==> v38 <==
Design Dmac_Top, start of the top module:
module Dmac_Top (
    input  logic        clk,
    input  logic        rst,
    input  logic        write,
    input  logic        HSel,
    input  logic [1:0]  STrans,
    input  logic [31:0] HWData,
    input  logic [31:0] HAddr,
    input  logic [31:0] MRData,
    input  logic        HReady,
    input  logic [1:0]  M_HResp,
    output logic HReadyOut,
    output logic [1:0] S_HResp,
    input  logic [1:0]  DmacReq,      
    input  logic        Bus_Grant,   
    output logic [31:0] MAddress,
    output logic [31:0] MWData,
    output logic [3:0]  MBurst_Size,
    output logic        MWrite,
    output logic [1:0]  MTrans,
    output logic [3:0]  MWStrb,
    output logic        Bus_Req,
    output logic        Interrupt,
    output logic [1:0]  ReqAck
);
    logic con_sel, con_en, irq, con_new_sel, C_config;
    logic hold;
    logic channel_en_1, channel_en_2;
    Dmac_Main_Datapath datapath_inst (
        .clk            (clk),
        .rst            (rst),
        .write          (write),
        .HSel           (HSel),
        .STrans         (STrans),
        .channel_en_1   (channel_en_1),
        .channel_en_2   (channel_en_2),
        .HWData         (HWData),
        .HAddr          (HAddr),
        .MRData         (MRData),
        .HReady         (HReady),
        .M_HResp          (M_HResp),
        .con_en         (con_en),
        .con_sel        (con_sel),
        .C_config       (C_config),
        .irq            (irq),
        .con_new_sel    (con_new_sel),
        .MAddress       (MAddress),
        .MWData         (MWData),
        .MBurst_Size    (MBurst_Size),
        .MWrite         (MWrite),
        .MTrans         (MTrans),
        .MWStrb         (MWStrb)
    );
    Dmac_Main_Ctrl controller_inst (
        .clk            (clk),
  ...
export LEC_CHECK = 0
export CAP_MARGIN = 15
export CORE_ASPECT_RATIO = 0.71
export CORE_MARGIN = 2
export CORE_UTILIZATION = 72
export CTS_CLUSTER_SIZE = 58
export PLACE_DENSITY = 0.36
export SETUP_SLACK_MARGIN = 0.41
export SLEW_MARGIN = 20
create_clock -name core_clock -period 4.77 [get_ports {clk}]
run.sh (not shown) runs the stock make flow with config.mk's settings and CLKGATE_MAP_FILE=.
==> inputs of v37, as changes to v38 <==
- CAP_MARGIN: 15 -> 20
- CORE_ASPECT_RATIO: 0.71 -> unset
- CORE_UTILIZATION: 72 -> 44
- CTS_CLUSTER_SIZE: 58 -> unset
- PLACE_DENSITY: 0.36 -> 0.6
- SETUP_SLACK_MARGIN: 0.41 -> unset
==> flow/constraint.sdc (replaced) <==
create_clock -name core_clock -period 5.41 [get_ports {clk}]
set_input_delay 1.0820 -clock core_clock [delete_from_list [all_inputs] [get_ports {clk}]]
set_output_delay 1.0820 -clock core_clock [all_outputs]
set_load 0.01 [all_outputs]
==> summary of the runs <==
Sequential cell count is the same in v37 and v38.
v37 finished with timing, DRC and antenna clean. v38 reached the layout checks and failed them: negative setup slack.
Of v37 and v38, v38 has the higher power (gap 7.9%, measured against v38).
Between v38 and v37, the lower clock skew is in v38 (gap 6.4 ps).
Between v37 and v38, the lower cell count is in v38 (gap 12%, measured against v38).
Worst setup slack: v38 is worse than v37 (150 ps).
Sequential power: v37 is smaller than v38 (about 10%).
==> figures <==
Run status: v37 finished clean; v38 complete, but fails checks
Violated checks: v37 -; v38 negative setup slack
Fraction of area in clock buffers and inverters: v37 0.0710; v38 0.0590
Combinational fraction of the cell area: v37 0.284; v38 0.292
Seq. pwr: v37 12.1 mW; v38 13.7 mW
Sequential cell area: v37 41,200 um2; v38 41,200 um2
Wire length of the first global-routing pass: v37 253 mm; v38 282 mm
Final Net Count: v37 4,698; v38 4,762
Hold path cells: v37 2; v38 1
Die Height: v37 382 um; v38 253 um
Clock Buffer Count: v37 195; v38 177
Average routed wire per standard cell: v37 26.2 um; v38 34.3 um
Longest individual stage delay on the worst path: v37 570 ps; v38 690 ps
DIE AREA: v37 146,000 um2; v38 89,600 um2
Combinational cell area excluding buffers and inverters: v37 20,800 um2; v38 21,400 um2

========
==> inputs of 03-11 <==
Dmac_Top again, from the RTL that the note above started with.
make LEC_CHECK=0 CAP_MARGIN=20 CORE_MARGIN=10 CORE_UTILIZATION=40 CTS_CLUSTER_DIAMETER=392 GPL_ROUTABILITY_DRIVEN=0 GPL_TIMING_DRIVEN=0 MAX_ROUTING_LAYER=met4 PLACE_DENSITY_LB_ADDON=0.18 SLEW_MARGIN=20 finish   # period 8.44 ns
==> 03-02: changes against 03-11 <==
Settings changed: ABC_AREA from default to 1, CORE_MARGIN 10 to 2, CORE_UTILIZATION 40 to 72, CTS_CLUSTER_DIAMETER 392 to 370, GPL_ROUTABILITY_DRIVEN 0 to default, GPL_TIMING_DRIVEN 0 to default, MAX_ROUTING_LAYER met4 to default, PLACE_DENSITY from default to 0.42, PLACE_DENSITY_LB_ADDON 0.18 to default, SETUP_SLACK_MARGIN from default to 1.4.
==> flow/constraint.sdc (replaced) <==
create_clock -name core_clock -period 4.77 [get_ports {clk}]
set_input_delay 0.9540 -clock core_clock [delete_from_list [all_inputs] [get_ports {clk}]]
set_output_delay 0.9540 -clock core_clock [all_outputs]
set_load 0.01 [all_outputs]
==> results <==
| metric | 03-02 | 03-11 |
|---|---|---|
| Result of the run | finished clean | finished clean |
| Most frequently used cell type in the post-synthesis netlist | sky130_fd_sc_hd__nand2_1 | sky130_fd_sc_hd__edfxtp_1 |
| Worst-case reg-to-reg path depth | 12 | 14 |
| Power drawn by the clock network | 11.5 mW | 6.54 mW |
| Routing usage on met2 | 69.2% | 35.1% |
| Worst supply voltage drop on vdd | 0.447 mV | 0.230 mV |
| Design Power | 32.7 mW | 14.9 mW |
| Average cell area after synthesis | 9.37 um2 | 14.6 um2 |
| Fraction of synthesized cell area in xor and xnor cells | 1.62% | 1.92% |
| Signal arrival time at the worst endpoint | 3.40 ns | 6.59 ns |
| Required time of the critical path | 3.82 ns | 6.75 ns |
| Area of the core region | 93600 um2 | 156000 um2 |
| Tally of non-filler cells in the final layout | 8867 | 6875 |
| Number of placed cells counting well taps | 8473 | 6587 |
| Tightest hold margin | 0.473 ns | 0.477 ns |
| Total stage count of the critical path | 14 | 12 |
| Combinational cell fraction of total power | 16.3% | 3.9% |

========
==> inputs of wip/juniper <==
Starting RTL as in the previous note.
export LEC_CHECK = 0
export CAP_MARGIN = 20
export CORE_MARGIN = 2
export CORE_UTILIZATION = 70
export HOLD_SLACK_MARGIN = -0.1
export PLACE_DENSITY = 0.6
export SETUP_SLACK_MARGIN = 0.61
export SLEW_MARGIN = 20
create_clock -name core_clock -period 4.82 [get_ports {clk}]
==> inputs of wip/quartz, as changes to wip/juniper <==
Settings changed: CAP_MARGIN 20 to 15, CORE_UTILIZATION 70 to 72, CTS_CLUSTER_SIZE set to 58, HOLD_SLACK_MARGIN -0.1 to not set, PLACE_DENSITY 0.6 to not set, PLACE_DENSITY_LB_ADDON set to 0.0, SETUP_SLACK_MARGIN 0.61 to 0.6.
==> flow/constraint.sdc (replaced) <==
create_clock -name core_clock -period 4.77 [get_ports {clk}]
set_input_delay 0.9540 -clock core_clock [delete_from_list [all_inputs] [get_ports {clk}]]
set_output_delay 0.9540 -clock core_clock [all_outputs]
set_load 0.01 [all_outputs]
==> inputs of wip/harbor, as changes to wip/juniper <==
Settings changed: CORE_UTILIZATION 70 to 40, HOLD_SLACK_MARGIN -0.1 to not set, SETUP_SLACK_MARGIN 0.61 to not set.
==> flow/constraint.sdc (replaced) <==
create_clock -name core_clock -period 8.59 [get_ports {clk}]
set_input_delay 1.7180 -clock core_clock [delete_from_list [all_inputs] [get_ports {clk}]]
set_output_delay 1.7180 -clock core_clock [all_outputs]
set_load 0.01 [all_outputs]
==> comparison <==
- Routed wire length: wip/harbor < wip/juniper < wip/quartz.
- Flip-flop count is the same in wip/quartz and wip/harbor.
- Between wip/harbor and wip/juniper, the lower non-clock buffer count is in wip/harbor (gap 131).
- wip/quartz finished with negative setup slack left. wip/harbor completed without violations. wip/juniper reached the layout checks and failed them: negative setup slack.
- Of wip/quartz and wip/harbor, wip/quartz has the higher utilization (gap 39 points).
- Sequential power is about the same in wip/quartz and wip/juniper.
- The highest hold slack belongs to wip/quartz, the lowest to wip/harbor.
- Of wip/quartz and wip/juniper, wip/juniper has the higher critical path depth (gap 5).
- The lowest cell area belongs to wip/harbor, the highest to wip/quartz.
- Register-to-register slack: wip/harbor > wip/juniper > wip/quartz.

========
==> inputs of run a <==
Starting RTL as in the previous note.
clock: 2.91 ns
lec_check: 0
abc_area: 1
cap_margin: 20
core_aspect_ratio: 1.41
core_margin: 2
core_utilization: 72
cts_cluster_diameter: 400
cts_cluster_size: 11
place_density: 0.43
slew_margin: 20
==> inputs of run b, as changes to run a <==
==> flow/config.mk (replaced) <==
export PLATFORM = sky130hd
export DESIGN_NAME = Dmac_Top
export DESIGN_NICKNAME = Dmac_Top
export VERILOG_FILES = /design/flow/design.v
export SDC_FILE = /design/flow/constraint.sdc
export NUM_CORES = 4
export LEC_CHECK = 0
export CAP_MARGIN = 20
export CORE_MARGIN = 2
export CORE_UTILIZATION = 61
export CTS_CLUSTER_SIZE = 100
export PLACE_DENSITY = 0.6
export SLEW_MARGIN = 20
==> flow/constraint.sdc (replaced) <==
create_clock -name core_clock -period 7.7 [get_ports {clk}]
set_input_delay 1.5400 -clock core_clock [delete_from_list [all_inputs] [get_ports {clk}]]
set_output_delay 1.5400 -clock core_clock [all_outputs]
set_load 0.01 [all_outputs]
==> qor summary <==
quantity                                                                       run b                      run a
Portion of synthesized cell area occupied by the leading cell type             0.490                      0.451
Placed cell areas                                                       0.0661 sq mm               0.0772 sq mm
Number of different library cells in the post-synthesis netlist                   90                         59
Synth Seq Share                                                                0.655                      0.603
Vertical die dimension                                                        325 um                     370 um
Mapped Avg Cell Area                                                      14.6 sq um                 9.37 sq um
Number of instances in the placed design                                        5661                       9035
Count of cells resized by post-cts repair                                          0                        676
Run status                                          no timing/DRC/antenna violations  aborted with a tool error
Last stage reached                                                                 -                    5_1_grt
HPWL after detailed placement                                                95.4 mm                     166 mm
Gate count after technology mapping                                             4300                       7286
Core area                                                                0.102 sq mm               0.0942 sq mm
Count leader, synth                                                         edfxtp_1                    nand2_1
Post-synthesis adder-cell area fraction                                      0.00964                    0.00887
Weighted congestion at the end of routability-driven global placement          0.868                       1.03
Yosys Instances                                                                 4300                       7286
Chip Area                                                                0.106 sq mm               0.0973 sq mm
Post-synthesis share of cell area spent on and, or, nand and nor gates        0.0719                      0.219
Synthesis area per yosys                                                0.0628 sq mm               0.0682 sq mm

========
==> run B <==
Dmac_Top again, from the RTL that the note above started with.
clock: 4.77 ns
lec_check: 0
cap_margin: 20
core_margin: 3
core_utilization: 59
cts_cluster_diameter: 271
place_density_lb_addon: 0.01
setup_slack_margin: 0.69
slew_margin: 20
==> inputs of run D, as changes to run B <==
- CORE_MARGIN: 3 -> 2
- CORE_UTILIZATION: 59 -> 61
- CTS_CLUSTER_DIAMETER: 271 -> unset
- CTS_CLUSTER_SIZE: unset -> 48
- PLACE_DENSITY: unset -> 0.65
- PLACE_DENSITY_LB_ADDON: 0.01 -> unset
- SETUP_SLACK_MARGIN: 0.69 -> unset
==> flow/constraint.sdc (replaced) <==
create_clock -name core_clock -period 5.34 [get_ports {clk}]
set_input_delay 1.0680 -clock core_clock [delete_from_list [all_inputs] [get_ports {clk}]]
set_output_delay 1.0680 -clock core_clock [all_outputs]
set_load 0.01 [all_outputs]
==> inputs of run P, as changes to run B <==
- CORE_MARGIN: 3 -> 2
- CORE_UTILIZATION: 59 -> 72
- CTS_CLUSTER_DIAMETER: 271 -> 370
- PLACE_DENSITY: unset -> 0.6
- PLACE_DENSITY_LB_ADDON: 0.01 -> unset
- SETUP_SLACK_MARGIN: 0.69 -> unset
==> qor summary <==
|  | run D | run B | run P |
|---|---|---|---|
| Antenna diodes | 2 | 2 | 4 |
| Share of power burned in the clock network | 0.434 | 0.438 | 0.440 |
| Total number of warnings across the stage logs | 72 | 71 | 77 |
| Power consumed by sequential cells | 12200 µW | 13700 µW | 13700 µW |
| Cts repair resizes | 33 | 479 | 250 |
| Worst setup path end | MAddress[2] | MWData[20] | MWData[9] |
| Tightest slew margin relative to the limit | 0.251 | 0.265 | 0.217 |
| Comb. cell area | 0.0207 mm² | 0.0213 mm² | 0.0210 mm² |
| Largest voltage drop on the vdd net | 0.347 mV | 0.395 mV | 0.435 mV |
| Placement Cell Area | 0.0670 mm² | 0.0673 mm² | 0.0669 mm² |
| Number of placement rows | 117 | 119 | 108 |
| Number of antenna violations at the first check in global routing | 7 | 3 | 4 |
| Net switching component of the power | 4930 µW | 5560 µW | 5780 µW |
| Status | complete, no violations | complete, no violations | failed layout checks |
| Violated checks | - | - | negative setup slack |
| Wirelength, routed | 163000 µm | 167000 µm | 190000 µm |
| Fraction of area in non-clock buffers | 0.0467 | 0.0608 | 0.0497 |
| Post-Route Utilization | 0.705 | 0.701 | 0.834 |
| Total instance count after detailed placement | 5728 | 5767 | 5549 |
| Total power of the final layout | 23100 µW | 26200 µW | 26300 µW |
| Met3 wire length | 11300 µm | 11300 µm | 22400 µm |

========
==> job 8587 <==
Starting RTL as in the previous note.
// Dmac_Top
module Dmac_Top (
    input  logic        clk,
    input  logic        rst,
    input  logic        write,
    input  logic        HSel,
    input  logic [1:0]  STrans,
    input  logic [31:0] HWData,
    input  logic [31:0] HAddr,
    input  logic [31:0] MRData,
    input  logic        HReady,
    input  logic [1:0]  M_HResp,
    output logic HReadyOut,
    output logic [1:0] S_HResp,
    input  logic [1:0]  DmacReq,      
    input  logic        Bus_Grant,   
    output logic [31:0] MAddress,
    output logic [31:0] MWData,
    output logic [3:0]  MBurst_Size,
    output logic        MWrite,
    output logic [1:0]  MTrans,
    output logic [3:0]  MWStrb,
    output logic        Bus_Req,
    output logic        Interrupt,
    output logic [1:0]  ReqAck
);
make LEC_CHECK=0 CAP_MARGIN=20 CORE_MARGIN=2 CORE_UTILIZATION=70 CTS_CLUSTER_DIAMETER=29 CTS_CLUSTER_SIZE=48 PLACE_DENSITY=0.77 SETUP_SLACK_MARGIN=1.42 SLEW_MARGIN=20 finish   # period 5.12 ns
==> job 7263 (differences from job 8587) <==
- CTS_CLUSTER_DIAMETER: 29 -> not set
- MAX_ROUTING_LAYER: not set -> met4
- PLACE_DENSITY: 0.77 -> 0.65
- SETUP_SLACK_MARGIN: 1.42 -> not set
==> flow/constraint.sdc (replaced) <==
create_clock -name core_clock -period 6.5 [get_ports {clk}]
set_input_delay 1.3000 -clock core_clock [delete_from_list [all_inputs] [get_ports {clk}]]
set_output_delay 1.3000 -clock core_clock [all_outputs]
set_load 0.01 [all_outputs]
==> comparison <==
Job 8587 produced a layout that fails on max-capacitance violations, max-slew violations, negative setup slack. Job 7263 completed without violations.
Synthesized cell count is the same in job 8587 and job 7263.
Between job 7263 and job 8587, the lower non-clock buffer count is in job 7263 (gap 188).
Utilization: job 8587 is higher than job 7263 (9.3 points).
Between job 8587 and job 7263, the lower global-route usage is in job 7263 (gap 11 points).
Against job 8587, the hold slack of job 7263 is better by 0.0033 ns.
In flip-flop count, job 7263 and job 8587 do not differ.
In job 7263 the clock-buffer cell count is lower than in job 8587, by 125.
==> figures <==
| metric | job 7263 | job 8587 |
|---|---|---|
| Global routing usage on met2 | 63.2% | 76.0% |
| Count of warning messages emitted by the tools | 71 | 73 |
| Power consumed by sequential cells | 10.0 mW | 12.8 mW |
| Post-CTS setup-driven buffer insertion count | 0 | 55 |
| Placement Cell Area | 66000 sq um | 66800 sq um |
| # nets final | 4608 | 4928 |
| End point of the critical path | MWData[9] | MWData[23] |
| Layout overhead on the synthesized area | 12.5% | 25.6% |
| Placed cell count | 5471 | 5531 |
| Worst reg2reg setup slack | 1.78 ns | 0.90 ns |
| Slew of the pin with the lowest slew margin | 1.15 ns | 1.58 ns |
| Least setup slack across all paths after layout | 0.354 ns | -0.717 ns |
| Power drawn by the clock network | 8.22 mW | 18.9 mW |
| Run status | complete, no violations | complete, but fails checks |
| Violated checks | - | max-capacitance violations, max-slew violations, negative setup slack |
| R2R depth | 14 | 19 |
Power figures rest on the tool's default switching activity, not on a simulated workload.
